==> flow/run.sh <==
#!/bin/bash
# the make line also repeats each setting of config.mk as NAME=value (left out here)
make -C /OpenROAD-flow-scripts/flow DESIGN_CONFIG=/design/flow/config.mk WORK_HOME=/design/flow/orfs CLKGATE_MAP_FILE= finish
==> flow/config.mk <==
export PLATFORM = sky130hd
export DESIGN_NAME = sig_16_hw
export DESIGN_NICKNAME = sig_16_hw
export VERILOG_FILES = /design/flow/design.v
export SDC_FILE = /design/flow/constraint.sdc
export NUM_CORES = 4
export LEC_CHECK = 0
export ABC_AREA = 1
export CAP_MARGIN = 20
export CORE_MARGIN = 2
export CORE_UTILIZATION = 67
export SLEW_MARGIN = 20
==> flow/constraint.sdc <==
create_clock -name core_clock -period 6.34 [get_ports {clk}]
set_input_delay 1.2680 -clock core_clock [delete_from_list [all_inputs] [get_ports {clk}]]
set_output_delay 1.2680 -clock core_clock [all_outputs]
set_load 0.01 [all_outputs]
==> flow/design.v <==
module sig_16_hw #(parameter K=16,DWIDTH=32,EXPONENT_WIDTH=8, BIAS=8'd127)(input [DWIDTH-1:0] x_in,input clk,start,rst,output reg valid, output [DWIDTH-1:0] y_out);
wire [EXPONENT_WIDTH-1:0] exp_wo_bias,exp_wo_bias_1st;									
wire [K-1:0] c_out;
wire [DWIDTH-1:0] rm_data,rm_pos_1,rm_neg_1;
wire [9:0] cmp_ip,c1_in2,c2_in2,c3_in2,c4_in2,c5_in2,c6_in2,c7_in2,c8_in2,c9_in2,c10_in2,c11_in2,c12_in2,c13_in2,c14_in2,c15_in2,c16_in2;			 
wire cmp_op;
reg x_gre_3,x_neg_pos,x_sp_case,x_sp_case_2nd;
reg x_neg_pos_1st,x_neg_pos_2nd;
reg x_gre_3_2nd;
reg ip_adder_ready;
wire x_gre_3_1st;
wire [$clog2(K)-1:0] pe_addr;
wire [1:0] sp_addr;
wire sp_case;
wire [DWIDTH-1:0] sp_data,rm_neg_calculate_data,rm_neg_data;
wire [EXPONENT_WIDTH+4:0] cmp_ip_1st;
wire [DWIDTH-1:0] rm_neg_05,rm_pos_05;
wire valid_sub_1st,valid_sub_2nd;
reg start_ip;
reg [DWIDTH-1:0] x;
parameter IDLE_WAIT=3'd0,START=3'd1,ADD_WAIT=3'd2,WAIT_1=3'd3,WAIT_2=3'd4,DONE=3'd5;
reg [2:0] present_state, next_state;
wire adder_rst;
assign exp_wo_bias_1st= (x[DWIDTH-2:DWIDTH-EXPONENT_WIDTH-1] - BIAS);							 
assign exp_wo_bias= exp_wo_bias_1st[EXPONENT_WIDTH-1]?(~(exp_wo_bias_1st)+1'b1):(exp_wo_bias_1st);		
assign cmp_ip_1st= exp_wo_bias_1st[EXPONENT_WIDTH-1]?({3'b000,{1'b1,x[DWIDTH-EXPONENT_WIDTH-2:DWIDTH-EXPONENT_WIDTH-11]}>>exp_wo_bias}):(({3'b001,x[DWIDTH-EXPONENT_WIDTH-2:DWIDTH-EXPONENT_WIDTH-11]})<<exp_wo_bias);																																																												  
assign cmp_ip = cmp_ip_1st[EXPONENT_WIDTH+4:3];
assign rm_pos_1=32'b00111111100000000000000000000000;
assign rm_neg_1=32'b00000000000000000000000000000000;
assign rm_neg_05=32'b10111111000000000000000000000000;  
assign rm_pos_05=32'b00111111000000000000000000000000;  
assign y_out=(valid)?(x_sp_case)?sp_data:(x_neg_pos)?(~x_gre_3)?rm_neg_data:rm_neg_1:(~x_gre_3)?rm_data:rm_pos_1:32'h00000000;	 
assign c1_in2 = 10'b0000100101;		 
assign c2_in2 = 10'b0001001010;		 
assign c3_in2 = 10'b0001110000;		 
assign c4_in2 = 10'b0010010101;		 
assign c5_in2 = 10'b0010111011;		 
assign c6_in2 = 10'b0011100000;		 
assign c7_in2 = 10'b0100000110;		 
assign c8_in2 = 10'b0100101011;		 
assign c9_in2 = 10'b0101010001;		 
assign c10_in2 = 10'b0101110111;	 
assign c11_in2 = 10'b0110011110;	 
assign c12_in2 = 10'b0111000101;	 
assign c13_in2 = 10'b0111101101;	 
assign c14_in2 = 10'b1000010111;	 
assign c15_in2 = 10'b1001000110;	 
assign c16_in2 = 10'b1010000000;	 
single_float_adder #(.DWIDTH(DWIDTH),.EXPONENT_WIDTH(EXPONENT_WIDTH),.BIAS(BIAS)) subtractor_neg_1st(.a(rm_data[DWIDTH-1:0]),.b(rm_neg_05),.clk(clk),.rst(adder_rst),.ip_ready(ip_adder_ready),.sum(rm_neg_calculate_data),.valid(valid_sub_1st));
single_float_adder #(.DWIDTH(DWIDTH),.EXPONENT_WIDTH(EXPONENT_WIDTH),.BIAS(BIAS)) subtractor_neg_2nd(.a(rm_pos_05),.b({1'b1,rm_neg_calculate_data[DWIDTH-2:0]}),.clk(clk),.rst(adder_rst),.ip_ready(valid_sub_1st),.sum(rm_neg_data),.valid(valid_sub_2nd));
special_cases #(.DWIDTH(DWIDTH),.EXPONENT_WIDTH(EXPONENT_WIDTH),.K_CLUSTER(K)) sp (.sp_case_in(x),.exp_wo_bias_1st(exp_wo_bias_1st),.exp_wo_bias(exp_wo_bias),.sp_case_clk(clk),.sp_case(sp_case),.sp_case_addr(sp_addr),.x_gre_3(x_gre_3_1st));
comparator #(.CWIDTH(10)) c1 (.c_in1(cmp_ip),.c_in2(c1_in2),.c_clk(clk),.c_rst(rst),.c_out(c_out[0]));
comparator #(.CWIDTH(10)) c2 (.c_in1(cmp_ip),.c_in2(c2_in2),.c_clk(clk),.c_rst(rst),.c_out(c_out[1]));		 
comparator #(.CWIDTH(10)) c3 (.c_in1(cmp_ip),.c_in2(c3_in2),.c_clk(clk),.c_rst(rst),.c_out(c_out[2]));
comparator #(.CWIDTH(10)) c4 (.c_in1(cmp_ip),.c_in2(c4_in2),.c_clk(clk),.c_rst(rst),.c_out(c_out[3]));
comparator #(.CWIDTH(10)) c5 (.c_in1(cmp_ip),.c_in2(c5_in2),.c_clk(clk),.c_rst(rst),.c_out(c_out[4]));
comparator #(.CWIDTH(10)) c6 (.c_in1(cmp_ip),.c_in2(c6_in2),.c_clk(clk),.c_rst(rst),.c_out(c_out[5]));
comparator #(.CWIDTH(10)) c7 (.c_in1(cmp_ip),.c_in2(c7_in2),.c_clk(clk),.c_rst(rst),.c_out(c_out[6]));
comparator #(.CWIDTH(10)) c8 (.c_in1(cmp_ip),.c_in2(c8_in2),.c_clk(clk),.c_rst(rst),.c_out(c_out[7]));
comparator #(.CWIDTH(10)) c9 (.c_in1(cmp_ip),.c_in2(c9_in2),.c_clk(clk),.c_rst(rst),.c_out(c_out[8]));
comparator #(.CWIDTH(10)) c10 (.c_in1(cmp_ip),.c_in2(c10_in2),.c_clk(clk),.c_rst(rst),.c_out(c_out[9]));
comparator #(.CWIDTH(10)) c11 (.c_in1(cmp_ip),.c_in2(c11_in2),.c_clk(clk),.c_rst(rst),.c_out(c_out[10]));
comparator #(.CWIDTH(10)) c12 (.c_in1(cmp_ip),.c_in2(c12_in2),.c_clk(clk),.c_rst(rst),.c_out(c_out[11]));
comparator #(.CWIDTH(10)) c13 (.c_in1(cmp_ip),.c_in2(c13_in2),.c_clk(clk),.c_rst(rst),.c_out(c_out[12]));
comparator #(.CWIDTH(10)) c14 (.c_in1(cmp_ip),.c_in2(c14_in2),.c_clk(clk),.c_rst(rst),.c_out(c_out[13]));
comparator #(.CWIDTH(10)) c15 (.c_in1(cmp_ip),.c_in2(c15_in2),.c_clk(clk),.c_rst(rst),.c_out(c_out[14]));
comparator #(.CWIDTH(10)) c16 (.c_in1(cmp_ip),.c_in2(c16_in2),.c_clk(clk),.c_rst(rst),.c_out(c_out[15]));
priority_encoder #(.K_CLUSTER(K)) pe (.pe_in(c_out),.pe_out(pe_addr));		 
mem_rom_data #(.K_CLUSTER(K),.DWIDTH(DWIDTH)) rm (.rm_addr(pe_addr),.rm_clk(clk),.rm_rst(rst),.rm_data(rm_data));		 
mem_rom_sp_case #(.K_CLUSTER(K),.DWIDTH(DWIDTH)) mrsp (.sp_addr(sp_addr),.sp_clk(clk),.sp_case(sp_case),.sp_data(sp_data));
always@(posedge clk)
begin
if(rst)
	begin start_ip<=1'b0;  end
else
	begin  start_ip<=start;
	if(start)
		x<=x_in;
	end
end
always @(posedge clk)
begin
if(rst)
	begin x_neg_pos_1st<=1'b0; end
else
	begin  x_neg_pos_1st<=x[31]; end
end
always @(posedge clk)
begin
if(rst)
	begin  x_neg_pos_2nd<=1'b0;  x_sp_case_2nd<=1'b0; x_gre_3_2nd<=1'b0; end
else
	begin  x_neg_pos_2nd<=x_neg_pos_1st;  x_sp_case_2nd<=sp_case; x_gre_3_2nd<=x_gre_3_1st;  end
end
always @(posedge clk)
begin
if(rst)
	begin x_neg_pos<=1'b0;  x_sp_case<=1'b0; x_gre_3<=1'b0; end
else
	begin x_neg_pos<=x_neg_pos_2nd; x_sp_case<=x_sp_case_2nd; x_gre_3<=x_gre_3_2nd;end
end
always@(*)
begin
if(rst)
	ip_adder_ready=1'b0;
else
	ip_adder_ready=(present_state==START && start_ip)?(x_sp_case)?0:(x_neg_pos)?(~x_gre_3)?1:0:0:0 ;
end
always @(posedge clk)
begin
if(rst)
	present_state<=0;
else
	present_state<=next_state;
end
assign adder_rst = rst | (present_state==IDLE_WAIT);	 
always @(*)
begin
	case(present_state)
	IDLE_WAIT:begin if(start_ip) begin valid=0; next_state=WAIT_1; end
					else begin valid=0; next_state=IDLE_WAIT; end
			end
	WAIT_1:begin if(!start_ip) begin valid=0; next_state=IDLE_WAIT; end
				else begin valid=0; next_state=WAIT_2; end
		end
	WAIT_2:begin if(!start_ip) begin valid=0; next_state=IDLE_WAIT; end
				else begin valid=0; next_state=START; end
		end
	START:begin if(!start_ip) begin valid=0; next_state=IDLE_WAIT; end
				else if(x_sp_case) begin valid=1; next_state=DONE; end
				else if(x_gre_3) begin valid=1; next_state=DONE; end
				else if(!x_neg_pos) begin valid=1; next_state=DONE; end
				else begin valid=0; next_state=ADD_WAIT; end
		end
	ADD_WAIT:begin if(!start_ip) begin valid=0; next_state=IDLE_WAIT; end
			else if(valid_sub_2nd)begin valid=1; next_state=DONE; end
			else begin valid=0; next_state=ADD_WAIT; end
		end
	DONE:begin if(!start_ip) begin valid=0; next_state=IDLE_WAIT; end
			else begin valid=0; next_state=DONE; end
		end
	default:begin valid=0; next_state=IDLE_WAIT; end
	endcase
end
endmodule
module comparator #(parameter CWIDTH=6)(input [CWIDTH-1:0] c_in1,c_in2, input c_clk,c_rst, output reg c_out);
always @ (posedge c_clk)
begin
if(c_rst)
	c_out <= 0;
else if(c_in1<c_in2)						 
	c_out <= 1;
else
	c_out <= 0;
end
endmodule
module priority_encoder #(parameter K_CLUSTER=4)(input [K_CLUSTER-1:0] pe_in, output reg [$clog2(K_CLUSTER)-1:0] pe_out);
always@(*)
begin
casex(pe_in)
	16'bxxxxxxxxxxxxxxx1: pe_out=4'b0000;
	16'bxxxxxxxxxxxxxx10: pe_out=4'b0001;					 
	16'bxxxxxxxxxxxxx100: pe_out=4'b0010;
	16'bxxxxxxxxxxxx1000: pe_out=4'b0011;
	16'bxxxxxxxxxxx10000: pe_out=4'b0100;	
	16'bxxxxxxxxxx100000: pe_out=4'b0101;
	16'bxxxxxxxxx1000000: pe_out=4'b0110;
	16'bxxxxxxxx10000000: pe_out=4'b0111;
	16'bxxxxxxx100000000: pe_out=4'b1000;
	16'bxxxxxx1000000000: pe_out=4'b1001;
	16'bxxxxx10000000000: pe_out=4'b1010;
	16'bxxxx100000000000: pe_out=4'b1011;
	16'bxxx1000000000000: pe_out=4'b1100;
	16'bxx10000000000000: pe_out=4'b1101;
	16'bx100000000000000: pe_out=4'b1110;
	16'b1000000000000000: pe_out=4'b1111;
	default: pe_out=4'b1111;
endcase
end
endmodule
module mem_rom_data #(parameter K_CLUSTER=4,DWIDTH=32)(input [$clog2(K_CLUSTER)-1:0] rm_addr, input rm_clk, rm_rst, output reg [DWIDTH-1:0] rm_data);
	always @(posedge rm_clk)
	begin
	if(rm_rst)
		rm_data <= 0;
	else
		case(rm_addr)
			4'b0000: rm_data<=32'b00111111000010010101010010101110;	 
			4'b0001: rm_data<=32'b00111111000110111001100100011001;	 
			4'b0010: rm_data<=32'b00111111001011001100000001001101;	 
			4'b0011: rm_data<=32'b00111111001111000011111000101001;	 
			4'b0100: rm_data<=32'b00111111010010011100000101100000;	 
			4'b0101: rm_data<=32'b00111111010101010011000101000100;	 
			4'b0110: rm_data<=32'b00111111010111101010000111110000;	 
			4'b0111: rm_data<=32'b00111111011001100100001111001001;	 
			4'b1000: rm_data<=32'b00111111011011000101010010111110;  
			4'b1001: rm_data<=32'b00111111011100010001011000000000;  
			4'b1010: rm_data<=32'b00111111011101001100010101111000;  
			4'b1011: rm_data<=32'b00111111011101111001101100001010;  
			4'b1100: rm_data<=32'b00111111011110011100011110101001;  
			4'b1101: rm_data<=32'b00111111011110110111010100110001;  
			4'b1110: rm_data<=32'b00111111011111001100011010001000;  
			4'b1111: rm_data<=32'b00111111011111011101011101101100;  
		endcase
	end
endmodule
module special_cases #(parameter DWIDTH=32,EXPONENT_WIDTH=8,K_CLUSTER=4)(input [DWIDTH-1:0] sp_case_in,input [EXPONENT_WIDTH-1:0] exp_wo_bias,exp_wo_bias_1st,input sp_case_clk, output reg [1:0] sp_case_addr, output reg sp_case,x_gre_3);
always@(posedge sp_case_clk)
begin
if(sp_case_in[DWIDTH-2:DWIDTH-EXPONENT_WIDTH-1]==0 && sp_case_in[DWIDTH-EXPONENT_WIDTH-2:0]==0)
	begin
	x_gre_3<=0;
	sp_case<=1; 							 
	sp_case_addr<=2'b00;
	end
else if(sp_case_in[DWIDTH-2:DWIDTH-EXPONENT_WIDTH-1]==255 && sp_case_in[DWIDTH-EXPONENT_WIDTH-2:0]==0 && sp_case_in[DWIDTH-1]==0)
	begin
	x_gre_3<=0;
	sp_case<=1;							 
	sp_case_addr<=2'b01;
	end
else if(sp_case_in[DWIDTH-2:DWIDTH-EXPONENT_WIDTH-1]==255 && sp_case_in[DWIDTH-EXPONENT_WIDTH-2:0]==0 && sp_case_in[DWIDTH-1]==1)
	begin
	x_gre_3<=0;
	sp_case<=1;							 
	sp_case_addr<=2'b10;
	end
else if(sp_case_in[DWIDTH-2:DWIDTH-EXPONENT_WIDTH-1]==0 && sp_case_in[DWIDTH-EXPONENT_WIDTH-2:0]!=0)	
	begin
	x_gre_3<=0;
	sp_case<=1;							 
	sp_case_addr<=2'b00;
	end
else if(sp_case_in[DWIDTH-2:DWIDTH-EXPONENT_WIDTH-1]==255 && sp_case_in[DWIDTH-EXPONENT_WIDTH-2:0]!=0)
	begin
	x_gre_3<=0;
	sp_case<=1;							 
	sp_case_addr<=2'b11;
	end	
else if(exp_wo_bias_1st[EXPONENT_WIDTH-1]==1)
	begin
	x_gre_3<=0;
	sp_case<=0;
	sp_case_addr<=2'b00;
	end
else if(exp_wo_bias==2 && sp_case_in[DWIDTH-EXPONENT_WIDTH-2:0]>=2097152  || exp_wo_bias>=3)	 
	begin																	 
	x_gre_3<=1;
	sp_case<=0;
	sp_case_addr<=2'b00;
	end
else 
	begin
	x_gre_3<=0;
	sp_case<=0;
	sp_case_addr<=2'b00;
	end
end
endmodule
module mem_rom_sp_case #(parameter K_CLUSTER=4,DWIDTH=32)(input [1:0] sp_addr, input sp_clk, sp_case, output reg [DWIDTH-1:0] sp_data);
	always @(posedge sp_clk)
	begin
	if(!sp_case)
		sp_data <= 0;						 
	else
		case(sp_addr)
			2'b00: sp_data<=32'b00111111000000000000000000000000;				 
			2'b01: sp_data<=32'b00111111100000000000000000000000;				 
			2'b10: sp_data<=32'b00000000000000000000000000000000;				 
			2'b11: sp_data<=32'h7fc00000;				 
		endcase
	end
endmodule
module single_float_adder #(parameter DWIDTH=32,EXPONENT_WIDTH=8,BIAS=8'd127)(input [DWIDTH-1:0]a,b,input ip_ready,rst,clk,output reg valid, output [DWIDTH-1:0]sum);
reg a_sign,b_sign;
reg [EXPONENT_WIDTH-1:0] a_exp,b_exp;
reg [DWIDTH-EXPONENT_WIDTH-1:0] a_mantissa,b_mantissa;	 
reg [EXPONENT_WIDTH:0] sub_exp;
reg [EXPONENT_WIDTH-1:0] abs_diff;
reg [DWIDTH-EXPONENT_WIDTH:0] sum_mantissa_add_sub;					
reg [DWIDTH-EXPONENT_WIDTH-1:0] a_mantissa_shift,b_mantissa_shift;	 
reg final_sign,next_sign;															
reg [EXPONENT_WIDTH-1:0] final_exp,next_exp;
reg [DWIDTH-EXPONENT_WIDTH:0] final_mantissa,next_mantissa;
reg valid_sig;
reg [1:0] PS,NS;
parameter IDLE=2'b00;
parameter ADD=2'b01;
parameter NORMALIZE=2'b10;
wire sub_borrow,sum_carry;
assign sum= {final_sign,final_exp,final_mantissa[22:0]};
assign sub_borrow = sum_mantissa_add_sub[24] & (a_sign ^ b_sign);	 
assign sum_carry = final_mantissa[24] & !(a_sign^b_sign);
always@(posedge clk)
begin
	if(PS==IDLE)
		begin
		a_sign<=a[DWIDTH-1];
		b_sign<=b[DWIDTH-1];
		a_exp<=a[DWIDTH-2:DWIDTH-EXPONENT_WIDTH-1];			 
		b_exp<=b[DWIDTH-2:DWIDTH-EXPONENT_WIDTH-1];
		a_mantissa<={1'b1,a[DWIDTH-EXPONENT_WIDTH-2:0]};
		b_mantissa<={1'b1,b[DWIDTH-EXPONENT_WIDTH-2:0]};
		end
end
always@(posedge clk)
begin
	if(rst)
		begin
			final_exp<=0;
			final_sign<=0;
			final_mantissa<=0;
			valid<=0;
			PS<= 0;
		end
	else
		begin
			PS<=NS;
			final_exp<= next_exp;
			final_sign <= next_sign;
			final_mantissa<= next_mantissa;
			valid <= valid_sig;
		end
end
always @(*)
begin
sub_exp=0;
abs_diff=0;
a_mantissa_shift=0;
b_mantissa_shift=0;
next_exp=0;
sum_mantissa_add_sub=0;
next_mantissa=0;
next_sign=0;
valid_sig=0;
NS=IDLE;
case(PS)
IDLE:begin
		valid_sig=0;
		NS=(ip_ready)?ADD:IDLE;
	end
ADD:begin
		sub_exp =  a_exp-b_exp;				 
		abs_diff = sub_exp[EXPONENT_WIDTH]?~(sub_exp[EXPONENT_WIDTH-1:0])+1'b1:sub_exp[EXPONENT_WIDTH-1:0];	 
		a_mantissa_shift = sub_exp[EXPONENT_WIDTH]?a_mantissa >> abs_diff: a_mantissa;		 
		b_mantissa_shift = sub_exp[EXPONENT_WIDTH]?b_mantissa : b_mantissa >> abs_diff;
		next_exp = sub_exp[EXPONENT_WIDTH] ? b_exp:a_exp;			 
		sum_mantissa_add_sub=!(a_sign^b_sign)?a_mantissa_shift+b_mantissa_shift:(a_sign)?b_mantissa_shift-a_mantissa_shift:(b_sign)?a_mantissa_shift-b_mantissa_shift:0;  
		next_mantissa=(sub_borrow) ? ~(sum_mantissa_add_sub)+1'b1 : sum_mantissa_add_sub;	 
		next_sign = ((a_sign & b_sign) || sub_borrow);	 
		valid_sig=0;
		NS=NORMALIZE;
	end
NORMALIZE:begin
			next_exp= final_mantissa[23]? final_exp:(sum_carry)? final_exp+1'b1:final_exp-1'b1;
			next_mantissa=final_mantissa[23]?final_mantissa:(sum_carry)?final_mantissa>>1:final_mantissa<<1;
			valid_sig=final_mantissa[23]?1:0;
			NS = final_mantissa[23]?IDLE:NORMALIZE;
		end
default:begin
		valid_sig=0;
		NS=IDLE;
	end
endcase
end
endmodule
==> results.py, run 1 <==
# Synthesis and PnR figures
metrics = {
    "synth": {
        "yosysMostFrequentCell": "nand2_1",
        "synth_flop_count": 220,
        "mux_share_pct": 0,
        "synthTopCellsByArea": "dfxtp_1 (17%), edfxtp_1 (17%), nand2_1 (15%)",
        "ys_seq_share_pct": 34.0,
        "yosys-top-cells-count": "nand2_1 (600), nor2_1 (274), nand3_1 (263), inv_1 (197), dfxtp_1 (133)",
        "ys_top_logic_family": "simple AND/OR/NAND/NOR gates",
        "ys_cells": 2297,
        "synth_top_flop_cell": "dfxtp_1",
        "yosys_area_sq_um": 15500,
        "ys_types": 61,
        "aoi_share_pct": 12.3,
        "adder_share_pct": 4.21,
        "syn_area_sq_um": 15500,
        "ys_sh_simple_pct": 38.0,
        "synth.top_cell.area_share_pct": 17.2,
        "synth-xor-area-share_pct": 2.98,
        "synth_warnings": 7,
        "async_flop_share_pct": 0,
        "synth_top_cell_by_area": "dfxtp_1",
        "edf_count": 87,
        "syn_area_per_cell_sq_um": 6.75,
        "syn_inst": 2297,
    },
    "routing": {
        "antenna_cells": 0,
        "drtIter0Drc": 1676,
        "via_per_inst": 6.06,
        "ant_nets": 0,
        "vias": 16000,
        "wl_um": 45400,
        "dr.pass1.iters": 8,
        "wire_per_inst_um": 17.2,
        "drc": 0,
    },
    "die": {
        "core_sq_um": 22700,
        "die_y_um": 156,
        "rows": 55,
        "io_pins": 68,
        "die_area_sq_um": 24400,
        "fp.dieW_um": 156,
        "fp_util_pct": 68.3,
    },
    "clock_network": {
        "cts_made_buffers": 23,
        "cts_sinks": 220,
        "clk_path_buf_depth": 3,
        "tritoncts": "yes",
        "clkLatencyLatePin_ns": 0.53,
        "cts_max_level": 1,
        "clk_pin_slew_ns": 0.06,
        "cts_root_buffer": "clkbuf_16",
    },
    "critical_path": {
        "crit_start": "subtractor_neg_2nd.b_exp[0]",
        "timing.critical_path.depth": 38,
        "endpoint_kind": "register",
        "cp.required_ns": 6.74,
        "r2r_cells": 38,
        "endpoint": "subtractor_neg_2nd.final_mantissa[21]",
        "crit_top_cell": "nand2_1",
        "crit_family": "simple AND/OR/NAND/NOR gates",
        "critical_path_class": "register to register",
        "worstReg2RegStart": "subtractor_neg_2nd.b_exp[0]",
        "critPathBufInv": 3,
        "critical-path-max-stage-delay_ns": 0.48,
        "rrSetupSlack_ns": 0.48,
        "crit_arrival_ns": 6.26,
        "setup.worst_path.start_class": "register",
        "r2r-end": "subtractor_neg_2nd.final_mantissa[21]",
        "crit_slowest_cell": "edfxtp_1",
        "path_max_fanout": 30,
    },
    "worst_hold_path": {
        "hold_depth": 2,
        "hp-start": "present_state[1]",
        "min-delay-path-class": "register to register",
        "hold_path_end": "present_state[3]",
    },
    "sta": {
        "drv_slew": 0,
        "worstMarginPinSlew_ns": 1.10,
        "min_period_over_period_pct": 92.4,
        "timing.fmax_mhz": 171,
        "worst_slack_ns": 0.480,
        "setup-violations-final": 0,
        "finClkSkew_ns": 0.0340,
        "min_period_ns": 5.86,
        "slew_headroom_pct": 26.8,
        "finalHoldViolCount": 0,
        "rsz0062_at_grt": "yes",
    },
    "pwr": {
        "maxPowerGroup": "registers",
        "sw_frac_of_total_pct": 30.8,
        "p_comb_w": 0.000755,
        "ir_drop_mv": 0.239,
        "p_clk_share_pct": 35.5,
        "p_int_w": 0.00259,
        "p_per_area_nw_per_um2": 219,
        "p_leak_nw": 7.82,
        "seq-power_w": 0.00167,
        "p_clk_w": 0.00133,
        "p_sw_w": 0.00116,
        "seq_power_share_pct": 44.4,
        "pwr-share-comb_pct": 20.1,
    },
    "placed_design": {
        "hpwlAfterDp_um": 33400,
        "pre_cts_ws_ns": 0.256,
        "gp_congestion": 1.04,
        "dpl.cell_count": 2584,
        "port_buffers": 67,
    },
    "global_routing": {
        "grt_max_degree": 65,
        "grt_pass1_vias": 15200,
        "grt_pass1_wl_um": 73600,
        "grt_usage_pct": 37.3,
        "grt.overflow.total": 0,
        "antenna_found_initial": 0,
    },
    "cells_and_area": {
        "utilization_pct": 75.4,
        "finalNonFillerCells": 2632,
        "syn_to_final_growth_pct": 10.5,
        "final_nets": 2416,
    },
    "status": {
        "status": "no timing/DRC/antenna violations",
    },
    "run": {
        "warnings": 40,
        "maxCapViolCount": 0,
    },
}
==> area by class of cell <==
class                   instances  area (sq um)
clock buffers                  34           689
clock inverters                 8          67.6
fillers                      1788          5580
inverters                     232           883
multi-input cells            1764          9010
flip-flops and latches        220          5280
well taps                     285           357
repair buffers                 89           851
==> stage by stage <==
step,hold slack [ns],cell area (sq um),total power [W],setup TNS (ns)
2_1_floorplan,0.388,15500,0.00222,0
3_3_place_gp,0.396,16300,0.00240,0
3_5_place_dp,0.402,16300,0.00242,0
4_1_cts,0.413,17000,0.00374,0
5_1_grt,0.439,17100,0.00391,-0.116
6_report,0.412,17100,0.00375,0
==> layer usage <==
layer  GRT usage [%]  vias up  wire (um)  share of wire (%)
met2            66.0      787      22200                 49
met4            20.0        0       2630                5.8
met5               0        -          0                  0
li1                -     7651          -                  -
met1            43.6     7323      17100                 38
met3            5.39      196       3340                7.4
==> what timing repair did <==
item	4_1_cts	5_1_grt
hold buffers	0	0
setup endpoints to repair	0	21
gates resized	0	17
setup buffers	0	6
endpoints found under the hold margin	0	0
==> inputs of run 2 (changes only) <==
CORE_UTILIZATION = 72   (was 67)
CTS_CLUSTER_DIAMETER = 374   (was not set)
PLACE_DENSITY = 0.35   (was not set)
clock period = 4.77 ns   (was 6.34 ns; I/O delays follow)
==> results.py, run 2 <==
# Synthesis and PnR figures
metrics = {
    "critical_path": {
        "endpoint": "subtractor_neg_2nd.final_mantissa[10]",
        "crit_start": "subtractor_neg_2nd.b_exp[2]",
        "critPathBufInv": 9,
        "timing.critical_path.depth": 37,
        "setup.worst_path.start_class": "register",
        "endpoint_kind": "register",
        "worstReg2RegStart": "subtractor_neg_2nd.b_exp[2]",
        "crit_slowest_cell": "xor2_1",
        "rrSetupSlack_ns": -1.17,
        "path_max_fanout": 6,
        "crit_arrival_ns": 6.35,
        "critical_path_class": "register to register",
        "r2r_cells": 37,
        "crit_top_cell": "nand2_1",
        "r2r-end": "subtractor_neg_2nd.final_mantissa[10]",
        "cp.required_ns": 5.18,
        "crit_family": "simple AND/OR/NAND/NOR gates",
        "critical-path-max-stage-delay_ns": 0.84,
    },
    "die": {
        "rows": 53,
        "die_area_sq_um": 22700,
        "die_y_um": 151,
        "core_sq_um": 21100,
        "fp.dieW_um": 151,
        "fp_util_pct": 73.5,
        "io_pins": 68,
    },
    "pwr": {
        "p_comb_w": 0.00107,
        "p_per_area_nw_per_um2": 266,
        "seq_power_share_pct": 44.3,
        "p_clk_share_pct": 34.5,
        "p_sw_w": 0.00167,
        "p_total_w": 0.00504,
        "p_int_w": 0.00337,
        "p_leak_nw": 8.72,
        "sw_frac_of_total_pct": 33.1,
        "maxPowerGroup": "registers",
        "ir_drop_mv": 0.356,
        "pwr-share-comb_pct": 21.2,
        "seq-power_w": 0.00223,
        "p_clk_w": 0.00174,
    },
    "cells_and_area": {
        "syn_to_final_growth_pct": 22.2,
        "final.fill_count": 966,
        "design_area_sq_um": 18900,
        "comb_area_sq_um": 9530,
        "final_nets": 2573,
        "seqCellArea_sq_um": 5280,
    },
    "global_routing": {
        "grt_pass1_wl_um": 82300,
        "grt_usage_pct": 45.7,
        "grt.overflow.total": 0,
        "grt_max_degree": 64,
        "grt_pass1_vias": 16700,
        "antenna_found_initial": 4,
    },
    "clock_network": {
        "tritoncts": "yes",
        "cts_root_buffer": "clkbuf_16",
        "cts_sinks": 220,
        "clkLatencyLatePin_ns": 0.54,
        "clk_pin_slew_ns": 0.06,
        "cts-hold-fix-buffers": 0,
        "cts_max_level": 1,
        "clk_path_buf_depth": 3,
        "cts_made_buffers": 23,
    },
    "synth": {
        "syn_inst": 2297,
        "ys_cells": 2297,
        "mux_share_pct": 0,
        "synthTopCellsByArea": "dfxtp_1 (17%), edfxtp_1 (17%), nand2_1 (15%)",
        "edf_count": 87,
        "ys_sh_simple_pct": 38.0,
        "syn_area_sq_um": 15500,
        "async_flop_share_pct": 0,
        "syn_area_per_cell_sq_um": 6.75,
        "synth_warnings": 7,
        "synth.top_cell.area_share_pct": 17.2,
        "aoi_share_pct": 12.3,
        "synth_top_flop_cell": "dfxtp_1",
        "ys_top_logic_family": "simple AND/OR/NAND/NOR gates",
        "synth_top_cell_by_area": "dfxtp_1",
        "yosys_area_sq_um": 15500,
        "synth-xor-area-share_pct": 2.98,
        "ys_seq_share_pct": 34.0,
        "ys_types": 61,
        "adder_share_pct": 4.21,
        "synth_flop_count": 220,
        "yosysMostFrequentCell": "nand2_1",
        "yosys-top-cells-count": "nand2_1 (600), nor2_1 (274), nand3_1 (263), inv_1 (197), dfxtp_1 (133)",
    },
    "sta": {
        "slew_headroom_pct": 19.4,
        "rsz0062_at_grt": "yes",
        "timing.fmax_mhz": 168,
        "worstMarginPinSlew_ns": 1.20,
        "drv_slew": 0,
        "finClkSkew_ns": 0.0268,
        "finalHoldViolCount": 0,
        "setup-violations-final": 24,
        "worst_slack_ns": -1.17,
        "min_period_ns": 5.94,
        "min_period_over_period_pct": 124,
    },
    "run": {
        "maxCapViolCount": 0,
        "warnings": 43,
    },
    "status": {
        "so.violations": "setup timing",
        "status": "finished with violations",
    },
    "placed_design": {
        "place_area_sq_um": 17400,
        "port_buffers": 67,
        "gp_congestion": 1.02,
        "hpwlAfterDp_um": 35000,
    },
    "routing": {
        "wire_per_inst_um": 20.8,
        "vias": 18500,
        "drtIter0Drc": 2717,
        "wl_um": 57800,
        "dr.pass1.iters": 11,
        "ant_nets": 0,
        "drc": 0,
        "via_per_inst": 6.66,
    },
    "worst_hold_path": {
        "hold_depth": 2,
        "hp-start": "x_sp_case_2nd",
        "min-delay-path-class": "register to register",
        "hold_path_end": "x_sp_case",
    },
}
==> run 2: area by class of cell <==
| class | instances | area share [%] |
|---|---|---|
| antenna | 2 | 0.0264 |
| inverter | 232 | 4.70 |
| tap | 275 | 1.82 |
| clock inverter | 14 | 0.542 |
| clock buffer | 28 | 3.24 |
| multi-input combinational | 1764 | 50.3 |
| timing repair buffer | 246 | 11.5 |
| sequential | 220 | 27.9 |
==> run 2: timing repair <==
action                     in CTS  in global routing
setup endpoints to repair      25                 25
buffers inserted                9                 17
gates cloned                    1                  3
pin swaps                      12                 48
gates resized                  28                 89
==> run 2: through the flow <==
step	std cells	hold WS (ns)	setup TNS, ns	worst slack (ns)	utilization, %
2_1_floorplan	2303	0.388	-0.305	-0.0900	-
3_3_place_gp	2709	0.394	-2.22	-0.247	82.6
3_5_place_dp	2709	0.413	-8.72	-0.495	82.6
4_1_cts	2761	0.402	-6.73	-0.432	87.1
5_1_grt	2779	0.425	-34.77	-1.70	89.8
6_report	2781	0.427	-21.35	-1.17	89.8
==> run 2: layer usage <==
metal	share of wire (%)	routed length, um	up-vias	global-route usage (%)
met5	0	0	-	1.36
met4	10	6030	0	32.4
met3	13	7340	636	9.39
met1	32	18500	8178	51.1
met2	45	25900	1719	77.5
li1	-	-	7980	-
==> inputs of run 3 (changes only) <==
ABC_AREA = not set   (was 1)
CELL_PAD_IN_SITES_DETAIL_PLACEMENT = 1   (was not set)
CORE_UTILIZATION = 35   (was 72)
CTS_CLUSTER_DIAMETER = not set   (was 374)
GPL_ROUTABILITY_DRIVEN = 0   (was not set)
GPL_TIMING_DRIVEN = 0   (was not set)
MAX_ROUTING_LAYER = met4   (was not set)
PLACE_DENSITY = not set   (was 0.35)
PLACE_DENSITY_LB_ADDON = 0.09   (was not set)
SETUP_SLACK_MARGIN = -0.39   (was not set)
TNS_END_PERCENT = 50   (was not set)
clock period = 11.4 ns   (was 4.77 ns; I/O delays follow)
==> results.py, run 3 <==
# Synthesis and PnR figures
metrics = {
    "routing": {
        "drtIter0Drc": 977,
        "vias": 14900,
        "ant_nets": 0,
        "via_per_inst": 5.81,
        "dr.pass1.iters": 5,
        "antenna_cells": 0,
        "wire_per_inst_um": 21.6,
        "wl_um": 55400,
        "drc": 0,
    },
    "sta": {
        "min_period_over_period_pct": 68.3,
        "setup-violations-final": 0,
        "worst_slack_ns": 3.62,
        "finClkSkew_ns": 0.0122,
        "timing.fmax_mhz": 128,
        "worstMarginPinSlew_ns": 0.969,
        "min_period_ns": 7.78,
        "drv_slew": 0,
        "rsz0062_at_grt": "no",
        "fin_setup_tns_ns": 0,
        "finalHoldViolCount": 0,
        "slew_headroom_pct": 34.8,
    },
    "pwr": {
        "p_leak_nw": 6.14,
        "p_total_w": 0.00208,
        "maxPowerGroup": "registers",
        "seq_power_share_pct": 42.7,
        "p_clk_w": 0.000877,
        "p_int_w": 0.00150,
        "seq-power_w": 0.000888,
        "p_sw_w": 0.000581,
        "p_comb_w": 0.000313,
        "p_per_area_nw_per_um2": 117,
        "pwr-share-comb_pct": 15.1,
        "sw_frac_of_total_pct": 27.9,
        "p_clk_share_pct": 42.2,
        "ir_drop_mv": 0.111,
    },
    "die": {
        "die_y_um": 214,
        "rows": 76,
        "fp.dieW_um": 214,
        "core_sq_um": 43300,
        "fp_util_pct": 35.7,
        "die_area_sq_um": 45800,
        "io_pins": 68,
    },
    "critical_path": {
        "crit_arrival_ns": 8.21,
        "timing.critical_path.depth": 21,
        "path_max_fanout": 10,
        "worstReg2RegStart": "subtractor_neg_2nd.b_exp[0]",
        "endpoint_kind": "register",
        "r2r-end": "subtractor_neg_2nd.final_mantissa[23]",
        "setup.worst_path.start_class": "register",
        "crit_family": "AND-OR/OR-AND gates",
        "crit_start": "subtractor_neg_2nd.b_exp[0]",
        "endpoint": "subtractor_neg_2nd.final_mantissa[23]",
        "critical-path-max-stage-delay_ns": 0.60,
        "cp.required_ns": 11.83,
        "r2r_cells": 21,
        "crit_chain": "clkinv_1 -> ha_1 -> buf_1 -> buf_1 -> clkbuf_1 -> nand3b_1 -> o22ai_1 -> a22oi_1 -> o21ai_0 -> a221oi_1 -> fa_1 -> a21o_1 -> a21oi_1 -> xnor2_1 -> o211ai_1 -> or3_1 -> a211oi_1 -> nand4_1 -> o41ai_1 -> xnor2_1 -> o22ai_1",
        "critPathBufInv": 4,
        "rrSetupSlack_ns": 3.62,
        "crit_slowest_cell": "a221oi_1",
        "critical_path_class": "register to register",
    },
    "global_routing": {
        "grt_pass1_wl_um": 86200,
        "grt_max_degree": 34,
        "grt_usage_pct": 24.1,
        "grt.overflow.total": 0,
        "grt_pass1_vias": 15000,
        "antenna_found_initial": 0,
    },
    "synth": {
        "synth-xor-area-share_pct": 4.48,
        "syn_area_per_cell_sq_um": 8.30,
        "syn_area_sq_um": 15400,
        "yosys_area_sq_um": 15400,
        "ys_types": 99,
        "edf_count": 87,
        "yosysMostFrequentCell": "nor2_1",
        "mux_share_pct": 5.29,
        "adder_share_pct": 4.23,
        "ys_cells": 1860,
        "synth_top_cell_by_area": "dfxtp_1",
        "synth_top_flop_cell": "dfxtp_1",
        "synth_flop_count": 220,
        "ys_sh_simple_pct": 20.9,
        "synth_warnings": 7,
        "aoi_share_pct": 26.5,
        "yosys-top-cells-count": "nor2_1 (164), nand2_1 (147), a21oi_1 (145), o21ai_0 (135), dfxtp_1 (133)",
        "syn_inst": 1860,
        "ys_top_logic_family": "AND-OR/OR-AND gates",
        "async_flop_share_pct": 0,
        "ys_seq_share_pct": 34.2,
        "synth.top_cell.area_share_pct": 17.3,
        "synthTopCellsByArea": "dfxtp_1 (17%), edfxtp_1 (17%), a21oi_1 (4.7%)",
    },
    "cells_and_area": {
        "final_nets": 2048,
        "comb_area_sq_um": 9520,
        "final.fill_count": 5168,
        "finalNonFillerCells": 2567,
        "syn_to_final_growth_pct": 15.3,
        "seqCellArea_sq_um": 5280,
        "utilization_pct": 41.1,
    },
    "placed_design": {
        "port_buffers": 67,
        "dpl.cell_count": 2519,
        "hpwlAfterDp_um": 43900,
        "pre_cts_ws_ns": 3.71,
    },
    "clock_network": {
        "clk_pin_slew_ns": 0.06,
        "clk_path_buf_depth": 3,
        "cts_made_buffers": 26,
        "clkLatencyLatePin_ns": 0.55,
        "cts_setup_buffers": 0,
        "cts_resized": 0,
        "cts_max_level": 1,
        "cts_sinks": 220,
        "cts_root_buffer": "clkbuf_16",
        "cts-hold-fix-buffers": 0,
        "tritoncts": "yes",
    },
    "worst_hold_path": {
        "hold_path_end": "subtractor_neg_1st.a_exp[5]",
        "min-delay-path-class": "register to register",
        "hold_depth": 0,
        "hp-start": "rm.rm_data[28]",
    },
    "run": {
        "maxCapViolCount": 0,
        "warnings": 37,
    },
    "status": {
        "status": "no timing/DRC/antenna violations",
    },
}
[run 3: final cells by class]
| cell class | count | area share [%] |
|---|---|---|
| plain buffers | 116 | 2.64 |
| clock buffers | 30 | 3.85 |
| clock inverters | 18 | 1.23 |
| inverters | 54 | 1.14 |
| multi-input cells | 1476 | 53.5 |
| flip-flops and latches | 220 | 29.6 |
| well taps | 585 | 4.11 |
| repair buffers | 68 | 3.88 |
[run 3: stage by stage]
| step | hold WS, ns | cell area (sq um) |
|---|---|---|
| 2_1_floorplan | 0.400 | 15500 |
| 3_3_place_gp | 0.410 | 16900 |
| 3_5_place_dp | 0.410 | 16900 |
| 4_1_cts | 0.430 | 17800 |
| 5_1_grt | 0.436 | 17800 |
| 6_report | 0.426 | 17800 |
[run 3: routing by layer]
metal  vias to the layer above  global-route usage (%)  part of all wire, %
met5                         -                       -                    0
met4                         0                    8.48                  3.6
met3                       105                    1.97                  3.2
met2                       346                    41.3                   49
met1                      7331                    29.7                   44
li1                       7124                       -                    -
==> inputs of run 4 (changes only) <==
ABC_AREA = 1   (was not set)
CAP_MARGIN = 0   (was 20)
CELL_PAD_IN_SITES_DETAIL_PLACEMENT = not set   (was 1)
CORE_UTILIZATION = 70   (was 35)
GPL_ROUTABILITY_DRIVEN = not set   (was 0)
GPL_TIMING_DRIVEN = not set   (was 0)
MAX_ROUTING_LAYER = not set   (was met4)
PLACE_DENSITY_LB_ADDON = not set   (was 0.09)
SETUP_SLACK_MARGIN = not set   (was -0.39)
TNS_END_PERCENT = not set   (was 50)
clock period = 5.13 ns   (was 11.4 ns; I/O delays follow)
==> results.py, run 4 <==
# Synthesis and PnR figures
metrics = {
    "status": {
        "status": "finished with violations",
        "so.violations": "setup timing",
    },
    "routing": {
        "drtIter0Drc": 2961,
        "wire_per_inst_um": 19.7,
        "dr.pass1.iters": 10,
        "ant_nets": 0,
        "vias": 17800,
        "drc": 0,
        "wl_um": 53600,
        "via_per_inst": 6.54,
    },
    "clock_network": {
        "cts_made_buffers": 23,
        "clk_pin_slew_ns": 0.07,
        "tritoncts": "yes",
        "cts_max_level": 1,
        "cts-hold-fix-buffers": 0,
        "clk_path_buf_depth": 3,
        "clkLatencyLatePin_ns": 0.54,
        "cts_root_buffer": "clkbuf_16",
        "cts_sinks": 220,
    },
    "synth": {
        "adder_share_pct": 4.21,
        "synth.top_cell.area_share_pct": 17.2,
        "syn_inst": 2297,
        "async_flop_share_pct": 0,
        "ys_types": 61,
        "ys_cells": 2297,
        "ys_sh_simple_pct": 38.0,
        "ys_seq_share_pct": 34.0,
        "ys_top_logic_family": "simple AND/OR/NAND/NOR gates",
        "synthTopCellsByArea": "dfxtp_1 (17%), edfxtp_1 (17%), nand2_1 (15%)",
        "synth_top_flop_cell": "dfxtp_1",
        "yosys_area_sq_um": 15500,
        "edf_count": 87,
        "yosys-top-cells-count": "nand2_1 (600), nor2_1 (274), nand3_1 (263), inv_1 (197), dfxtp_1 (133)",
        "synth_warnings": 7,
        "aoi_share_pct": 12.3,
        "synth-xor-area-share_pct": 2.98,
        "synth_flop_count": 220,
        "synth_top_cell_by_area": "dfxtp_1",
        "mux_share_pct": 0,
        "yosysMostFrequentCell": "nand2_1",
        "syn_area_sq_um": 15500,
        "syn_area_per_cell_sq_um": 6.75,
    },
    "run": {
        "maxCapViolCount": 0,
        "warnings": 40,
    },
    "worst_hold_path": {
        "hold_path_end": "x_gre_3_2nd",
        "hold_depth": 2,
        "min-delay-path-class": "register to register",
        "hp-start": "sp.x_gre_3",
    },
    "cells_and_area": {
        "syn_to_final_growth_pct": 20.7,
        "final.fill_count": 1172,
        "finalNonFillerCells": 2717,
        "final_nets": 2505,
    },
    "global_routing": {
        "grt_max_degree": 66,
        "grt_pass1_vias": 16500,
        "grt_usage_pct": 41.9,
        "grt.overflow.total": 0,
        "grt_pass1_wl_um": 80600,
        "antenna_found_initial": 2,
    },
    "sta": {
        "slew_headroom_pct": 7.26,
        "timing.hold.ws_ns": 0.411,
        "min_period_ns": 5.99,
        "setup-violations-final": 24,
        "rsz0062_at_grt": "yes",
        "finalHoldViolCount": 0,
        "timing.fmax_mhz": 167,
        "worst_slack_ns": -0.862,
        "min_period_over_period_pct": 117,
        "worstMarginPinSlew_ns": 1.38,
        "drv_slew": 0,
        "finClkSkew_ns": 0.0196,
    },
    "critical_path": {
        "r2r-end": "subtractor_neg_2nd.final_mantissa[22]",
        "worstReg2RegStart": "subtractor_neg_2nd.b_exp[2]",
        "r2r_cells": 39,
        "critPathBufInv": 8,
        "endpoint": "subtractor_neg_2nd.final_mantissa[22]",
        "critical_path_class": "register to register",
        "cp.required_ns": 5.56,
        "timing.critical_path.depth": 39,
        "crit_start": "subtractor_neg_2nd.b_exp[2]",
        "crit_arrival_ns": 6.42,
        "rrSetupSlack_ns": -0.86,
        "crit_slowest_cell": "edfxtp_1",
        "crit_family": "simple AND/OR/NAND/NOR gates",
        "crit_top_cell": "nand2_1",
        "endpoint_kind": "register",
        "path_max_fanout": 6,
        "setup.worst_path.start_class": "register",
        "critical-path-max-stage-delay_ns": 0.51,
    },
    "placed_design": {
        "pre_cts_ws_ns": -0.297,
        "gp_congestion": 1.01,
        "dpl.cell_count": 2643,
        "hpwlAfterDp_um": 33800,
        "port_buffers": 67,
    },
    "die": {
        "fp_util_pct": 71.3,
        "rows": 54,
        "core_sq_um": 21800,
        "die_y_um": 153,
        "fp.dieW_um": 153,
        "io_pins": 68,
        "die_area_sq_um": 23400,
    },
    "pwr": {
        "p_leak_nw": 8.48,
        "sw_frac_of_total_pct": 30.8,
        "pwr-share-comb_pct": 19.8,
        "p_comb_w": 0.000963,
        "p_per_area_nw_per_um2": 260,
        "p_clk_w": 0.00185,
        "seq-power_w": 0.00206,
        "seq_power_share_pct": 42.3,
        "p_int_w": 0.00337,
        "maxPowerGroup": "registers",
        "p_clk_share_pct": 37.9,
        "p_sw_w": 0.00150,
        "ir_drop_mv": 0.314,
    },
}
==> run 4: area by class of cell <==
cell class                 count  area (sq um)  area share [%]
multi-input combinational   1764          9690            51.8
sequential                   220          5280            28.2
timing repair buffer         178          1660            8.87
inverter                     232           888            4.75
clock buffer                  31           688            3.68
tap                          280           350            1.87
clock inverter                11           158           0.842
antenna                        1          2.50          0.0134
==> run 4: timing repair <==
action	CTS	global route
resized	56	112
cloned	1	1
buffers inserted	15	14
pin swaps	24	53
endpoints found under the hold margin	0	0
setup endpoints to repair	23	24
==> run 4: per-layer routing <==
layer | up-vias | GRT usage, % | wire length [um]
li1 | 7841 | - | -
met1 | 7894 | 49.1 | 18200
met2 | 1556 | 71.4 | 24600
met3 | 463 | 5.81 | 5980
met4 | 2 | 28.4 | 4810
met5 | - | 0 | 8
==> run 4: metrics by stage <==
step                TNS [ns]  instance area [sq um]  utilization, %  power, W
floorplan                  0                  15500               -   0.00274
finish                -13.45                  18700            86.0   0.00487
global placement     -0.0225                  16800            77.3   0.00296
detailed placement     -2.84                  16800            77.3   0.00300
CTS                        0                  18100            83.1   0.00480
global route          -20.88                  18700            86.0   0.00503
==> inputs of run 5 (changes only) <==
ABC_AREA = 0   (was 1)
CAP_MARGIN = 20   (was 0)
CELL_PAD_IN_SITES_DETAIL_PLACEMENT = 1   (was not set)
CORE_ASPECT_RATIO = 0.81   (was not set)
CORE_MARGIN = 7   (was 2)
CORE_UTILIZATION = 35   (was 70)
CTS_CLUSTER_DIAMETER = 51   (was not set)
CTS_CLUSTER_SIZE = 77   (was not set)
GPL_ROUTABILITY_DRIVEN = 0   (was not set)
GPL_TIMING_DRIVEN = 1   (was not set)
HOLD_SLACK_MARGIN = 0.08   (was not set)
MAX_ROUTING_LAYER = met4   (was not set)
PLACE_DENSITY_LB_ADDON = 0.09   (was not set)
SETUP_SLACK_MARGIN = -0.55   (was not set)
SLEW_MARGIN = 0   (was 20)
TNS_END_PERCENT = 25   (was not set)
clock period = 7.8 ns   (was 5.13 ns; I/O delays follow)
==> results.py, run 5 <==
# Synthesis and PnR figures
metrics = {
    "pwr": {
        "p_per_area_nw_per_um2": 172,
        "pwr-share-comb_pct": 14.3,
        "p_int_w": 0.00207,
        "seq-power_w": 0.00131,
        "p_clk_share_pct": 42.4,
        "p_sw_w": 0.000949,
        "sw_frac_of_total_pct": 31.4,
        "p_comb_w": 0.000432,
        "p_total_w": 0.00302,
        "ir_drop_mv": 0.153,
        "p_clk_w": 0.00128,
        "p_leak_nw": 6.11,
        "seq_power_share_pct": 43.3,
        "maxPowerGroup": "registers",
    },
    "worst_hold_path": {
        "hold_depth": 0,
        "hp-start": "rm.rm_data[22]",
        "hold_path_end": "subtractor_neg_1st.a_mantissa[22]",
        "min-delay-path-class": "register to register",
    },
    "synth": {
        "adder_share_pct": 4.23,
        "synthTopCellsByArea": "dfxtp_1 (17%), edfxtp_1 (17%), a21oi_1 (4.7%)",
        "yosys_area_sq_um": 15400,
        "ys_sh_simple_pct": 20.9,
        "synth_top_flop_cell": "dfxtp_1",
        "synth_top_cell_by_area": "dfxtp_1",
        "yosys-top-cells-count": "nor2_1 (164), nand2_1 (147), a21oi_1 (145), o21ai_0 (135), dfxtp_1 (133)",
        "ys_top_logic_family": "AND-OR/OR-AND gates",
        "syn_area_sq_um": 15400,
        "syn_inst": 1860,
        "synth_flop_count": 220,
        "mux_share_pct": 5.29,
        "ys_types": 99,
        "ys_cells": 1860,
        "synth_warnings": 7,
        "aoi_share_pct": 26.5,
        "ys_seq_share_pct": 34.2,
        "edf_count": 87,
        "yosysMostFrequentCell": "nor2_1",
        "syn_area_per_cell_sq_um": 8.30,
        "synth.top_cell.area_share_pct": 17.3,
        "synth-xor-area-share_pct": 4.48,
        "async_flop_share_pct": 0,
    },
    "sta": {
        "min_period_over_period_pct": 85.3,
        "fin_setup_tns_ns": 0,
        "worstMarginPinSlew_ns": 1.06,
        "setup-violations-final": 0,
        "finClkSkew_ns": 0.0489,
        "rsz0062_at_grt": "no",
        "slew_headroom_pct": 28.9,
        "finalHoldViolCount": 0,
        "timing.fmax_mhz": 150,
        "drv_slew": 0,
        "min_period_ns": 6.66,
    },
    "placed_design": {
        "place_area_sq_um": 16600,
        "hpwlAfterDp_um": 41500,
        "port_buffers": 67,
    },
    "routing": {
        "vias": 14500,
        "drtIter0Drc": 1209,
        "ant_nets": 0,
        "antenna_cells": 0,
        "wire_per_inst_um": 21.9,
        "wl_um": 53800,
        "drc": 0,
        "via_per_inst": 5.91,
        "dr.pass1.iters": 5,
    },
    "clock_network": {
        "cts_max_level": 1,
        "clk_pin_slew_ns": 0.10,
        "cts_made_buffers": 24,
        "cts_setup_buffers": 0,
        "cts_resized": 0,
        "clk_path_buf_depth": 3,
        "tritoncts": "yes",
        "cts-hold-fix-buffers": 0,
        "cts_root_buffer": "clkbuf_16",
        "clkLatencyLatePin_ns": 0.57,
        "cts_sinks": 220,
    },
    "die": {
        "rows": 69,
        "die_y_um": 203,
        "fp.dieW_um": 247,
        "fp_util_pct": 35.3,
        "die_area_sq_um": 50200,
        "io_pins": 68,
        "core_sq_um": 43700,
    },
    "run": {
        "warnings": 37,
        "maxCapViolCount": 0,
    },
    "cells_and_area": {
        "design_area_sq_um": 17600,
        "final.fill_count": 5162,
        "final_nets": 1959,
        "syn_to_final_growth_pct": 13.9,
    },
    "global_routing": {
        "grt_pass1_wl_um": 84400,
        "grtUsageMet2_pct": 28.4,
        "grt_pass1_vias": 14400,
        "antenna_found_initial": 0,
        "grt.overflow.total": 0,
        "grt_usage_pct": 21.3,
        "grt_util_met3_pct": 4.47,
        "grt_util_met1_pct": 32.8,
        "grt_most_used_layer": "met1",
        "grt_max_degree": 50,
    },
    "critical_path": {
        "endpoint": "subtractor_neg_2nd.final_mantissa[22]",
        "crit_chain": "clkinv_1 -> ha_1 -> buf_4 -> xnor2_2 -> mux2i_1 -> a2111oi_0 -> a21oi_1 -> o32a_1 -> o22ai_1 -> mux2i_1 -> ha_1 -> and3_1 -> a221o_1 -> a21oi_1 -> o211ai_1 -> a211oi_1 -> o211ai_1 -> nor3_1 -> a41oi_2 -> xnor2_1 -> o32ai_2",
        "endpoint_kind": "register",
        "cp.required_ns": 8.27,
        "crit_start": "subtractor_neg_2nd.b_exp[0]",
        "path_max_fanout": 30,
        "crit_slowest_cell": "a2111oi_0",
        "r2r_cells": 21,
        "critical-path-max-stage-delay_ns": 0.63,
        "timing.critical_path.depth": 21,
        "worstReg2RegStart": "subtractor_neg_2nd.b_exp[0]",
        "setup.worst_path.start_class": "register",
        "r2r-end": "subtractor_neg_2nd.final_mantissa[22]",
        "critical_path_class": "register to register",
        "rrSetupSlack_ns": 1.14,
        "critPathBufInv": 2,
        "crit_family": "AND-OR/OR-AND gates",
        "crit_arrival_ns": 7.12,
    },
    "status": {
        "status": "no timing/DRC/antenna violations",
    },
}
run 5: stage by stage:
step | hold slack [ns] | std cells | util (%) | setup slack, ns
after global placement | 0.411 | 2413 | 38.0 | 1.41
after CTS | 0.434 | 2458 | 40.2 | 1.23
final | 0.429 | 2459 | 40.2 | 1.14
after global routing | 0.444 | 2459 | 40.2 | 0.629
after detailed placement | 0.414 | 2414 | 38.0 | 1.24
after floorplan | 0.400 | 1866 | - | 2.14
run 5: layout make-up:
class	instances	area (sq um)	area share, %
multi-input combinational	1476	9520	54.2
sequential	220	5280	30.0
timing repair buffer	97	916	5.21
tap	568	711	4.04
clock buffer	25	626	3.56
clock inverter	19	323	1.84
inverter	54	203	1.15
run 5: per-layer routing:
layer | up-vias | part of all wire, %
met5 | - | 0
met4 | 0 | 1.7
met3 | 55 | 6.7
met2 | 397 | 39
met1 | 7133 | 53
li1 | 6936 | -
==> inputs of run 6 (changes only) <==
ABC_AREA = not set   (was 0)
CELL_PAD_IN_SITES_DETAIL_PLACEMENT = not set   (was 1)
CORE_ASPECT_RATIO = 0.56   (was 0.81)
CORE_MARGIN = 2   (was 7)
CORE_UTILIZATION = 21   (was 35)
CTS_CLUSTER_DIAMETER = 110   (was 51)
CTS_CLUSTER_SIZE = not set   (was 77)
HOLD_SLACK_MARGIN = not set   (was 0.08)
MAX_ROUTING_LAYER = met5   (was met4)
MIN_ROUTING_LAYER = met1   (was not set)
PLACE_DENSITY_LB_ADDON = 0.02   (was 0.09)
SETUP_SLACK_MARGIN = -0.13   (was -0.55)
SLEW_MARGIN = 20   (was 0)
TNS_END_PERCENT = 95   (was 25)
clock period = 6.39 ns   (was 7.8 ns; I/O delays follow)
==> results.py, run 6 <==
# Synthesis and PnR figures
metrics = {
    "routing": {
        "top_layer_used": "met4",
        "wire_per_inst_um": 23.5,
        "drtIter0Drc": 1379,
        "dr.pass1.iters": 5,
        "vias": 14900,
        "met1_length_um": 41600,
        "ant_nets": 0,
        "wl_um": 69700,
        "drc": 0,
        "via_per_inst": 5.03,
        "wl_met3_um": 6010,
        "wl_met2_um": 21600,
    },
    "sta": {
        "finalHoldViolCount": 0,
        "timing.fmax_mhz": 163,
        "min_period_ns": 6.12,
        "slew_headroom_pct": 23.3,
        "setup-violations-final": 0,
        "timing.hold.ws_ns": 0.431,
        "fin_setup_tns_ns": 0,
        "worstMarginPinSlew_ns": 1.15,
        "drv_slew": 0,
        "finClkSkew_ns": 0.0128,
        "min_period_over_period_pct": 95.8,
    },
    "synth": {
        "syn_area_sq_um": 15400,
        "aoi_share_pct": 26.5,
        "mux_share_pct": 5.29,
        "synth_top_flop_cell": "dfxtp_1",
        "yosys_area_sq_um": 15400,
        "ys_top_logic_family": "AND-OR/OR-AND gates",
        "ys_sh_simple_pct": 20.9,
        "synth.top_cell.area_share_pct": 17.3,
        "synthTopCellsByArea": "dfxtp_1 (17%), edfxtp_1 (17%), a21oi_1 (4.7%)",
        "synth_flop_count": 220,
        "adder_share_pct": 4.23,
        "yosys-top-cells-count": "nor2_1 (164), nand2_1 (147), a21oi_1 (145), o21ai_0 (135), dfxtp_1 (133)",
        "syn_inst": 1860,
        "yosysMostFrequentCell": "nor2_1",
        "synth-xor-area-share_pct": 4.48,
        "edf_count": 87,
        "synth_warnings": 7,
        "async_flop_share_pct": 0,
        "ys_cells": 1860,
        "ys_seq_share_pct": 34.2,
        "synth_top_cell_by_area": "dfxtp_1",
        "syn_area_per_cell_sq_um": 8.30,
        "ys_types": 99,
    },
    "critical_path": {
        "path_max_fanout": 5,
        "worstReg2RegStart": "subtractor_neg_2nd.b_exp[1]",
        "critical_path_class": "register to register",
        "timing.critical_path.depth": 24,
        "r2r_cells": 24,
        "setup.worst_path.start_class": "register",
        "crit_family": "AND-OR/OR-AND gates",
        "rrSetupSlack_ns": 0.27,
        "cp.required_ns": 6.86,
        "critPathBufInv": 2,
        "endpoint": "subtractor_neg_2nd.final_mantissa[22]",
        "crit_chain": "ha_1 -> nor2b_1 -> or3_1 -> a211o_1 -> o22ai_1 -> o21ai_2 -> buf_4 -> and3_1 -> a22oi_1 -> nor2_1 -> a31oi_1 -> a2bb2oi_1 -> ha_1 -> a21o_1 -> a21o_1 -> a221o_1 -> nor3_1 -> o211ai_1 -> a311oi_1 -> buf_4 -> and2_1 -> a41oi_2 -> xnor2_1 -> o32ai_2",
        "critical-path-max-stage-delay_ns": 0.42,
        "crit_slowest_cell": "edfxtp_1",
        "crit_arrival_ns": 6.59,
        "crit_start": "subtractor_neg_2nd.b_exp[1]",
        "r2r-end": "subtractor_neg_2nd.final_mantissa[22]",
        "endpoint_kind": "register",
    },
    "clock_network": {
        "cts_root_buffer": "clkbuf_16",
        "clkLatencyLatePin_ns": 0.55,
        "cts-hold-fix-buffers": 0,
        "clk_pin_slew_ns": 0.06,
        "cts_sinks": 220,
        "cts_max_level": 1,
        "cts_resized": 0,
        "clk_path_buf_depth": 3,
        "cts_setup_buffers": 0,
        "cts_made_buffers": 24,
        "tritoncts": "yes",
    },
    "die": {
        "rows": 74,
        "die_area_sq_um": 75800,
        "fp.dieW_um": 366,
        "io_pins": 68,
        "die_y_um": 207,
        "fp_util_pct": 21.2,
        "core_sq_um": 72800,
    },
    "global_routing": {
        "grt_max_degree": 48,
        "grt_pass1_vias": 14100,
        "grt.overflow.total": 0,
        "antenna_found_initial": 0,
        "grt_usage_pct": 18.2,
        "grt_pass1_wl_um": 102000,
    },
    "status": {
        "status": "no timing/DRC/antenna violations",
    },
    "placed_design": {
        "dpl.cell_count": 2917,
        "port_buffers": 67,
        "hpwlAfterDp_um": 56200,
    },
    "pwr": {
        "p_sw_w": 0.00107,
        "p_int_w": 0.00261,
        "seq_power_share_pct": 43.5,
        "sw_frac_of_total_pct": 29.0,
        "seq-power_w": 0.00160,
        "p_total_w": 0.00368,
        "p_leak_nw": 6.50,
        "ir_drop_mv": 0.158,
        "p_clk_w": 0.00151,
        "p_per_area_nw_per_um2": 197,
        "maxPowerGroup": "registers",
        "pwr-share-comb_pct": 15.6,
        "p_comb_w": 0.000573,
        "p_clk_share_pct": 40.9,
    },
    "cells_and_area": {
        "finalNonFillerCells": 2964,
        "final_nets": 2041,
        "syn_to_final_growth_pct": 21.2,
    },
    "run": {
        "warnings": 37,
        "maxCapViolCount": 0,
    },
    "worst_hold_path": {
        "hp-start": "present_state[1]",
        "hold_depth": 1,
        "min-delay-path-class": "register to register",
        "hold_path_end": "present_state[3]",
    },
}
[run 6: area by class of cell]
| cell class | count | area [sq um] |
|---|---|---|
| multi-input combinational | 1476 | 9620 |
| clock inverter | 14 | 170 |
| tap | 988 | 1240 |
| clock buffer | 29 | 651 |
| antenna | 4 | 10.0 |
| fill | 7983 | 54100 |
| sequential | 220 | 5280 |
| inverter | 54 | 203 |
| timing repair buffer | 179 | 1540 |
[run 6: per-layer routing]
layer | GRT usage, % | vias up
met1 | 31.9 | 7282
met2 | 19.6 | 460
li1 | - | 7126
met5 | 0 | -
met3 | 5.90 | 29
met4 | 1.73 | 0
[run 6: per-stage QoR]
stage	cell area (sq um)	setup WS, ns	util [%]
after floorplan	15500	0.726	-
after global placement	17800	0.0492	24.4
after detailed placement	17800	0.0715	24.4
after CTS	18600	0.00954	25.6
after global routing	18700	-0.128	25.7
final	18700	0.270	25.7
==> inputs of run 7 (changes only) <==
ABC_AREA = 1   (was not set)
CAP_MARGIN = 40   (was 20)
CORE_ASPECT_RATIO = not set   (was 0.56)
CORE_UTILIZATION = 72   (was 21)
CTS_CLUSTER_DIAMETER = not set   (was 110)
GPL_ROUTABILITY_DRIVEN = not set   (was 0)
GPL_TIMING_DRIVEN = not set   (was 1)
MAX_ROUTING_LAYER = met4   (was met5)
MIN_ROUTING_LAYER = not set   (was met1)
PLACE_DENSITY = 0.65   (was not set)
PLACE_DENSITY_LB_ADDON = not set   (was 0.02)
SETUP_SLACK_MARGIN = not set   (was -0.13)
TNS_END_PERCENT = not set   (was 95)
clock period = 5.44 ns   (was 6.39 ns; I/O delays follow)
==> results.py, run 7 <==
# Synthesis and PnR figures
metrics = {
    "routing": {
        "antenna_cells": 0,
        "wl_um": 52600,
        "wire_per_inst_um": 19.7,
        "vias": 17600,
        "ant_nets": 0,
        "via_per_inst": 6.59,
        "dr.pass1.iters": 18,
        "drc": 0,
        "drtIter0Drc": 2235,
    },
    "synth": {
        "edf_count": 87,
        "synth_warnings": 7,
        "synth.top_cell.area_share_pct": 17.2,
        "async_flop_share_pct": 0,
        "syn_inst": 2297,
        "aoi_share_pct": 12.3,
        "ys_top_logic_family": "simple AND/OR/NAND/NOR gates",
        "synthTopCellsByArea": "dfxtp_1 (17%), edfxtp_1 (17%), nand2_1 (15%)",
        "adder_share_pct": 4.21,
        "ys_types": 61,
        "synth_top_cell_by_area": "dfxtp_1",
        "ys_cells": 2297,
        "yosys_area_sq_um": 15500,
        "ys_seq_share_pct": 34.0,
        "synth-xor-area-share_pct": 2.98,
        "mux_share_pct": 0,
        "syn_area_sq_um": 15500,
        "yosys-top-cells-count": "nand2_1 (600), nor2_1 (274), nand3_1 (263), inv_1 (197), dfxtp_1 (133)",
        "synth_flop_count": 220,
        "ys_sh_simple_pct": 38.0,
        "syn_area_per_cell_sq_um": 6.75,
        "synth_top_flop_cell": "dfxtp_1",
        "yosysMostFrequentCell": "nand2_1",
    },
    "critical_path": {
        "crit_family": "simple AND/OR/NAND/NOR gates",
        "r2r-end": "subtractor_neg_2nd.final_mantissa[19]",
        "setup.worst_path.start_class": "register",
        "path_max_fanout": 7,
        "crit_top_cell": "nand2_1",
        "worstReg2RegStart": "subtractor_neg_2nd.b_exp[1]",
        "endpoint_kind": "register",
        "critical_path_class": "register to register",
        "crit_start": "subtractor_neg_2nd.b_exp[1]",
        "critPathBufInv": 4,
        "cp.required_ns": 5.84,
        "crit_arrival_ns": 6.20,
        "r2r_cells": 40,
        "endpoint": "subtractor_neg_2nd.final_mantissa[19]",
        "crit_slowest_cell": "edfxtp_1",
        "timing.critical_path.depth": 40,
        "rrSetupSlack_ns": -0.35,
        "critical-path-max-stage-delay_ns": 0.57,
    },
    "sta": {
        "slew_headroom_pct": 44.5,
        "rsz0062_at_grt": "yes",
        "drv_slew": 0,
        "min_period_ns": 5.79,
        "worst_slack_ns": -0.353,
        "worstMarginPinSlew_ns": 0.825,
        "fin_setup_tns_ns": -3.71,
        "setup-violations-final": 23,
        "min_period_over_period_pct": 106,
        "finalHoldViolCount": 0,
        "timing.fmax_mhz": 173,
        "finClkSkew_ns": 0.0117,
    },
    "run": {
        "maxCapViolCount": 0,
        "warnings": 40,
    },
    "die": {
        "fp_util_pct": 73.5,
        "die_y_um": 151,
        "core_sq_um": 21100,
        "io_pins": 68,
        "die_area_sq_um": 22700,
        "rows": 53,
        "fp.dieW_um": 151,
    },
    "worst_hold_path": {
        "min-delay-path-class": "register to register",
        "hp-start": "x_gre_3_2nd",
        "hold_path_end": "x_gre_3",
        "hold_depth": 2,
    },
    "cells_and_area": {
        "final_nets": 2470,
        "syn_to_final_growth_pct": 18.3,
        "final.fill_count": 1165,
        "utilization_pct": 87.0,
        "design_area_sq_um": 18300,
        "finalNonFillerCells": 2676,
    },
    "clock_network": {
        "tritoncts": "yes",
        "cts_max_level": 1,
        "cts_made_buffers": 23,
        "cts_root_buffer": "clkbuf_16",
        "clkLatencyLatePin_ns": 0.54,
        "clk_path_buf_depth": 3,
        "clk_pin_slew_ns": 0.07,
        "cts_sinks": 220,
        "cts-hold-fix-buffers": 0,
    },
    "pwr": {
        "seq-power_w": 0.00195,
        "maxPowerGroup": "registers",
        "p_clk_share_pct": 35.9,
        "sw_frac_of_total_pct": 32.0,
        "p_per_area_nw_per_um2": 243,
        "p_clk_w": 0.00160,
        "p_sw_w": 0.00143,
        "p_comb_w": 0.000916,
        "ir_drop_mv": 0.255,
        "p_leak_nw": 8.26,
        "seq_power_share_pct": 43.6,
        "pwr-share-comb_pct": 20.5,
        "p_int_w": 0.00303,
    },
    "placed_design": {
        "hpwlAfterDp_um": 33400,
        "port_buffers": 67,
        "gp_congestion": 1.02,
        "dpl.cell_count": 2599,
        "place_area_sq_um": 16500,
    },
    "global_routing": {
        "grt_pass1_wl_um": 75100,
        "antenna_found_initial": 0,
        "grt_pass1_vias": 15300,
        "grt.overflow.total": 0,
        "grt_usage_pct": 42.8,
        "grt_max_degree": 65,
    },
    "status": {
        "status": "finished with violations",
        "so.violations": "setup timing",
    },
}
run 7: routing by layer:
metal  part of all wire, %  track usage, %
met1                    34            49.5
met2                    47            70.9
met3                    11            6.45
met4                   8.6            24.9
met5                     0               -
run 7: timing repair:
action	4_1_cts	5_1_grt
gates cloned	1	3
endpoints found under the setup margin	9	23
endpoints found under the hold margin	0	0
setup buffers	3	26
gates resized	6	163
pin swaps	4	64
run 7: stage by stage:
step	total power (W)	hold slack, ns	worst slack [ns]
after floorplan	0.00259	0.388	0.0944
after global placement	0.00279	0.395	0.144
after detailed placement	0.00282	0.406	-0.149
after CTS	0.00438	0.438	0.00230
after global routing	0.00461	0.438	-0.773
final	0.00446	0.431	-0.353
run 7: cell type report:
type	instances	area, sq um	area share [%]
sequential	220	5280	28.8
inverter	232	883	4.82
clock buffer	31	646	3.52
multi-input combinational	1764	9650	52.6
timing repair buffer	143	1430	7.82
clock inverter	11	113	0.614
tap	275	344	1.88
Power and IR drop assume default switching activity.
